==> flow/design.v (excerpt) <==
module cordic_pipeline_rtl( clock, reset, ce, angle_in, sin_out, cos_out, valid_out );
parameter integer W = 12;  
parameter FXP_MUL = 1024;  
parameter PIPE_LATENCY = 15;  
input clock, reset, ce;
input signed [W-1:0] angle_in;  
output signed [W-1:0] sin_out, cos_out;
output valid_out;
wire signed [11:0] atan[0:10];  
assign atan[0] = 12'sd804;
assign atan[1] = 12'sd475;
assign atan[2] = 12'sd251;
assign atan[3] = 12'sd127;
assign atan[4] = 12'sd64;
assign atan[5] = 12'sd32;
assign atan[6] = 12'sd16;
assign atan[7] = 12'sd8;
assign atan[8] = 12'sd4;
assign atan[9] = 12'sd2;
assign atan[10] = 12'sd1;
wire signed [W-1:0] sin_tab [0:11];
wire signed [W-1:0] cos_tab [0:11];
wire signed [W-1:0] t_angle_tab [0:11];  
wire signed [W-1:0] angle_tab [0:11];
reg unsigned [4:0] valid_cnt;  
always@(posedge clock)
begin
if ( reset == 1'b0 )
valid_cnt <= PIPE_LATENCY;  
else
if( ( valid_cnt != 0 ) && ( ce == 1'b1 ) )
valid_cnt <= valid_cnt - 1;  
end
assign valid_out = ( valid_cnt == 0 )? 1'b1 : 1'b0;  
assign cos_tab[0] = 1.0 * FXP_MUL;
assign sin_tab[0] = 0;
assign angle_tab[0] = 0;
assign t_angle_tab[0] = angle_in;
cordic_step #(0) cordic_step_0 ( clock, ce, sin_tab[0], cos_tab[0], angle_tab[0], t_angle_tab[0], atan[0],
sin_tab[1], cos_tab[1], angle_tab[1], t_angle_tab[1] );
cordic_step #(1) cordic_step_1 ( clock, ce, sin_tab[1], cos_tab[1], angle_tab[1], t_angle_tab[1], atan[1],
sin_tab[2], cos_tab[2], angle_tab[2], t_angle_tab[2] );
cordic_step #(2) cordic_step_2 ( clock, ce, sin_tab[2], cos_tab[2], angle_tab[2], t_angle_tab[2], atan[2],
sin_tab[3], cos_tab[3], angle_tab[3], t_angle_tab[3] );
cordic_step #(3) cordic_step_3 ( clock, ce, sin_tab[3], cos_tab[3], angle_tab[3], t_angle_tab[3], atan[3],
sin_tab[4], cos_tab[4], angle_tab[4], t_angle_tab[4] );
  ...
Size in the first run: ~3,000 cells after synthesis, roughly 600 flip-flops, roughly 40 I/O pins, roughly 35,000 µm² of cells after synthesis.
clock: 2.37 ns
lec_check: 0
cap_margin: 20
cell_pad_in_sites_global_placement: 0
core_margin: 2
core_utilization: 72
gpl_timing_driven: 1
hold_slack_margin: 0.23
place_density_lb_addon: 0.12
setup_slack_margin: 0.61
slew_margin: 20
run.sh (not shown) runs the stock make flow with config.mk's settings and CLKGATE_MAP_FILE=.
The baseline did not get past clock tree synthesis on DPL-0033.
Then changed:
--- a/flow/config.mk
+++ b/flow/config.mk
@@ -9 +8,0 @@
-export CELL_PAD_IN_SITES_GLOBAL_PLACEMENT = 0
@@ -11,5 +10,2 @@
-export CORE_UTILIZATION = 72
-export GPL_TIMING_DRIVEN = 1
-export HOLD_SLACK_MARGIN = 0.23
-export PLACE_DENSITY_LB_ADDON = 0.12
-export SETUP_SLACK_MARGIN = 0.61
+export CORE_UTILIZATION = 66
+export SETUP_SLACK_MARGIN = 0.85
==> flow/constraint.sdc (replaced) <==
create_clock -name core_clock -period 3.31 [get_ports {clock}]
set_input_delay 0.6620 -clock core_clock [delete_from_list [all_inputs] [get_ports {clock}]]
set_output_delay 0.6620 -clock core_clock [all_outputs]
set_load 0.01 [all_outputs]
After rerunning:
- This time the run ran to the end with violations: negative setup slack
- area after synthesis is unchanged
- die area rises by 8.9%
- synthesized cell count is unchanged
Then changed:
--- a/flow/config.mk
+++ b/flow/config.mk
@@ -10,2 +10,3 @@
-export CORE_UTILIZATION = 66
-export SETUP_SLACK_MARGIN = 0.85
+export CORE_UTILIZATION = 70
+export CTS_CLUSTER_SIZE = 15
+export SETUP_SLACK_MARGIN = 0.32
==> flow/constraint.sdc (replaced) <==
create_clock -name core_clock -period 2.04 [get_ports {clock}]
set_input_delay 0.4080 -clock core_clock [delete_from_list [all_inputs] [get_ports {clock}]]
set_output_delay 0.4080 -clock core_clock [all_outputs]
set_load 0.01 [all_outputs]
Outcome: The changed run died in clock tree synthesis. Synthesized area stays the same. Die area shrinks by 5.6%. Synthesized cell count stays the same.
Then changed:
--- a/flow/config.mk
+++ b/flow/config.mk
@@ -8 +8 @@
-export CAP_MARGIN = 20
+export CAP_MARGIN = 40
@@ -10,2 +10,2 @@
-export CORE_UTILIZATION = 70
-export CTS_CLUSTER_SIZE = 15
+export CORE_UTILIZATION = 68
+export CTS_CLUSTER_SIZE = 24
==> flow/constraint.sdc (replaced) <==
create_clock -name core_clock -period 1.98 [get_ports {clock}]
set_input_delay 0.3960 -clock core_clock [delete_from_list [all_inputs] [get_ports {clock}]]
set_output_delay 0.3960 -clock core_clock [all_outputs]
set_load 0.01 [all_outputs]
The new run died in global routing with GRT-0116.
Die area came out higher by a few percent.
Area after synthesis stays the same.
Synthesized cell count stays the same.
Then changed:
--- a/flow/config.mk
+++ b/flow/config.mk
@@ -8 +8 @@
-export CAP_MARGIN = 40
+export CAP_MARGIN = 20
@@ -10,3 +10,3 @@
-export CORE_UTILIZATION = 68
-export CTS_CLUSTER_SIZE = 24
-export SETUP_SLACK_MARGIN = 0.32
+export CORE_UTILIZATION = 70
+export PLACE_DENSITY = 0.64
+export SETUP_SLACK_MARGIN = 1.13
==> flow/constraint.sdc (replaced) <==
create_clock -name core_clock -period 4.5 [get_ports {clock}]
set_input_delay 0.9000 -clock core_clock [delete_from_list [all_inputs] [get_ports {clock}]]
set_output_delay 0.9000 -clock core_clock [all_outputs]
set_load 0.01 [all_outputs]
Now the flow produced a clean layout.
Synthesized cell count does not change.
Area after synthesis stays the same.
Die size decreases by 2.8%.
Then changed:
--- a/flow/config.mk
+++ b/flow/config.mk
@@ -8 +8,3 @@
-export CAP_MARGIN = 20
+export CAP_MARGIN = 15
+export CELL_PAD_IN_SITES_DETAIL_PLACEMENT = 1
+export CORE_ASPECT_RATIO = 1.03
@@ -10,3 +12,2 @@
-export CORE_UTILIZATION = 70
-export PLACE_DENSITY = 0.64
-export SETUP_SLACK_MARGIN = 1.13
+export CORE_UTILIZATION = 40
+export CTS_CLUSTER_DIAMETER = 189
=>
- setup slack is better by 150 ps
- die area is higher by well over a third
- global-route usage is lower by 13 points
- via count is lower by about a fifth


cordic_pipeline_rtl again, from the RTL that the note above started with.
==> flow/design.v (excerpt) <==
module cordic_pipeline_rtl( clock, reset, ce, angle_in, sin_out, cos_out, valid_out );
==> flow/config.mk <==
export PLATFORM = sky130hd
export DESIGN_NAME = cordic_pipeline_rtl
export DESIGN_NICKNAME = cordic_pipeline_rtl
export VERILOG_FILES = /design/flow/design.v
export SDC_FILE = /design/flow/constraint.sdc
export NUM_CORES = 4
export LEC_CHECK = 0
export ABC_AREA = 1
export CAP_MARGIN = 20
export CORE_MARGIN = 2
export CORE_UTILIZATION = 65
export PLACE_DENSITY = 0.36
export SLEW_MARGIN = 20
==> flow/constraint.sdc <==
create_clock -name core_clock -period 2.63 [get_ports {clock}]
set_input_delay 0.5260 -clock core_clock [delete_from_list [all_inputs] [get_ports {clock}]]
set_output_delay 0.5260 -clock core_clock [all_outputs]
set_load 0.01 [all_outputs]
The starting point did not get past global routing.
Next try:
Settings changed: ABC_AREA 1 to not set, CORE_UTILIZATION 65 to 66, PLACE_DENSITY 0.36 to not set, SETUP_SLACK_MARGIN set to 0.79.
Clock period 2.63 ns to 3.13 ns, I/O delays scaled along.
What happened: With this change the flow completed, yet does not pass: setup timing. Area after synthesis is lower slightly. Synthesized cell count goes down by roughly a tenth. Die size came out lower by a few percent.


== job 5029 ==
Starting RTL as in the previous note.
Design cordic_pipeline_rtl, start of the top module:
module cordic_pipeline_rtl( clock, reset, ce, angle_in, sin_out, cos_out, valid_out );
==> flow/config.mk <==
export PLATFORM = sky130hd
export DESIGN_NAME = cordic_pipeline_rtl
export DESIGN_NICKNAME = cordic_pipeline_rtl
export VERILOG_FILES = /design/flow/design.v
export SDC_FILE = /design/flow/constraint.sdc
export NUM_CORES = 4
export LEC_CHECK = 0
export CAP_MARGIN = 15
export CELL_PAD_IN_SITES_DETAIL_PLACEMENT = 1
export CORE_ASPECT_RATIO = 1.03
export CORE_MARGIN = 2
export CORE_UTILIZATION = 68
export CTS_CLUSTER_DIAMETER = 189
export GPL_ROUTABILITY_DRIVEN = 0
export GPL_TIMING_DRIVEN = 1
export PLACE_DENSITY = 0.53
export SETUP_SLACK_MARGIN = -0.37
export SLEW_MARGIN = 20
==> flow/constraint.sdc <==
create_clock -name core_clock -period 4.5 [get_ports {clock}]
set_input_delay 0.9000 -clock core_clock [delete_from_list [all_inputs] [get_ports {clock}]]
set_output_delay 0.9000 -clock core_clock [all_outputs]
set_load 0.01 [all_outputs]
Status: job 5029 FAILED at clock tree synthesis (tool error)
The following lists how job 9049 was set up differently from job 5029:
# job 5029
export LEC_CHECK = 0
export CAP_MARGIN = 15
export CELL_PAD_IN_SITES_DETAIL_PLACEMENT = 1
export CORE_ASPECT_RATIO = 1.03
export CORE_MARGIN = 2
export CORE_UTILIZATION = 68
export CTS_CLUSTER_DIAMETER = 189
export GPL_ROUTABILITY_DRIVEN = 0
export GPL_TIMING_DRIVEN = 1
export PLACE_DENSITY = 0.53
export SETUP_SLACK_MARGIN = -0.37
export SLEW_MARGIN = 20
create_clock -name core_clock -period 4.5 [get_ports {clock}]
# job 9049
export LEC_CHECK = 0
export CAP_MARGIN = 20
export CORE_MARGIN = 2
export CORE_UTILIZATION = 44
export SLEW_MARGIN = 20
create_clock -name core_clock -period 4.26 [get_ports {clock}]
Results
- The final layout from job 9049, which completed every stage, passed the timing, DRC and antenna checks at the end of the flow.
- From job 5029 to job 9049, synthesis area per yosys did not move at all.
- From job 5029 to job 9049 the numbers moved as follows: horizontal die dimension climbed 26%; area of the placeable core climbed 55%.
- Number of unique standard cell types used by synthesis: job 5029 vs job 9049 identical
- Compared with job 5029, job 9049 shows a higher placement-stage cell area.
- Number of rows created at floorplan ends up higher on job 9049.
- In the floorplan summary, job 9049 is listed with a die area greater than that of job 5029.
## Diff of input files: job 6114 against job 9049
# job 9049
export LEC_CHECK = 0
export CAP_MARGIN = 20
export CORE_MARGIN = 2
export CORE_UTILIZATION = 44
export SLEW_MARGIN = 20
create_clock -name core_clock -period 4.26 [get_ports {clock}]
# job 6114
export LEC_CHECK = 0
export CAP_MARGIN = 20
export CORE_MARGIN = 2
export CORE_UTILIZATION = 72
export CTS_CLUSTER_DIAMETER = 34
export SLEW_MARGIN = 20
create_clock -name core_clock -period 3.09 [get_ports {clock}]
## What came out
- Among job 9049 and job 6114, the run that stopped before the end is job 6114, and it is the only one.
- Flow for job 6114 halted at clock tree synthesis, error code DPL-0038.
- Measured against job 9049, the final estimated routing congestion in global placement of job 6114 comes out at 1.05 times the reference value.
- Job 9049 -> job 6114: synthesized cell count delta 0, exact match
- Summary of job 6114 over job 9049: share of the yosys chip area belonging to registers ~0 delta; pre-CTS worst setup slack lost 0.89 ns; post-synthesis area per instance about even; adder-cell area share of the yosys netlist about even.
- Comparing job 9049 and job 6114, die area is lower on job 6114.
- Number of standard-cell rows in the floorplan in job 6114 is about 21% below job 9049.
#### Input delta (job 8050 over job 6114)
# job 6114
export LEC_CHECK = 0
export CAP_MARGIN = 20
export CORE_MARGIN = 2
export CORE_UTILIZATION = 72
export CTS_CLUSTER_DIAMETER = 34
export SLEW_MARGIN = 20
create_clock -name core_clock -period 3.09 [get_ports {clock}]
# job 8050
export LEC_CHECK = 0
export CAP_MARGIN = 20
export CORE_MARGIN = 2
export CORE_UTILIZATION = 72
export CTS_CLUSTER_DIAMETER = 395
export PLACE_DENSITY = 0.35
export SETUP_SLACK_MARGIN = -0.24
export SLEW_MARGIN = 20
create_clock -name core_clock -period 3.52 [get_ports {clock}]
Notes after the runs:
The detailed placement HPWL in job 8050 sits 10% below the value recorded for job 6114. Job 8050 — placer congestion estimate 0.74% higher, job 6114 as reference. Cell area after synthesis came out exactly the same in job 8050 and job 6114. Job 8050 -> job 6114: synthesized cell count delta 0, exact match. As far as overall die height is concerned, job 8050 and job 6114 perform about the same. Higher total cell area at the placement stage goes to job 6114 over job 8050. Between job 8050 and job 6114, it is job 8050 whose cell count after placement is lower, by 183. ~same Yosys chip area in job 8050 and job 6114. Job 8050 finished all stages; layout check result: FAIL, due to negative setup slack. Between job 8050 and job 6114, the difference in number of synthesized register bits is negligible.
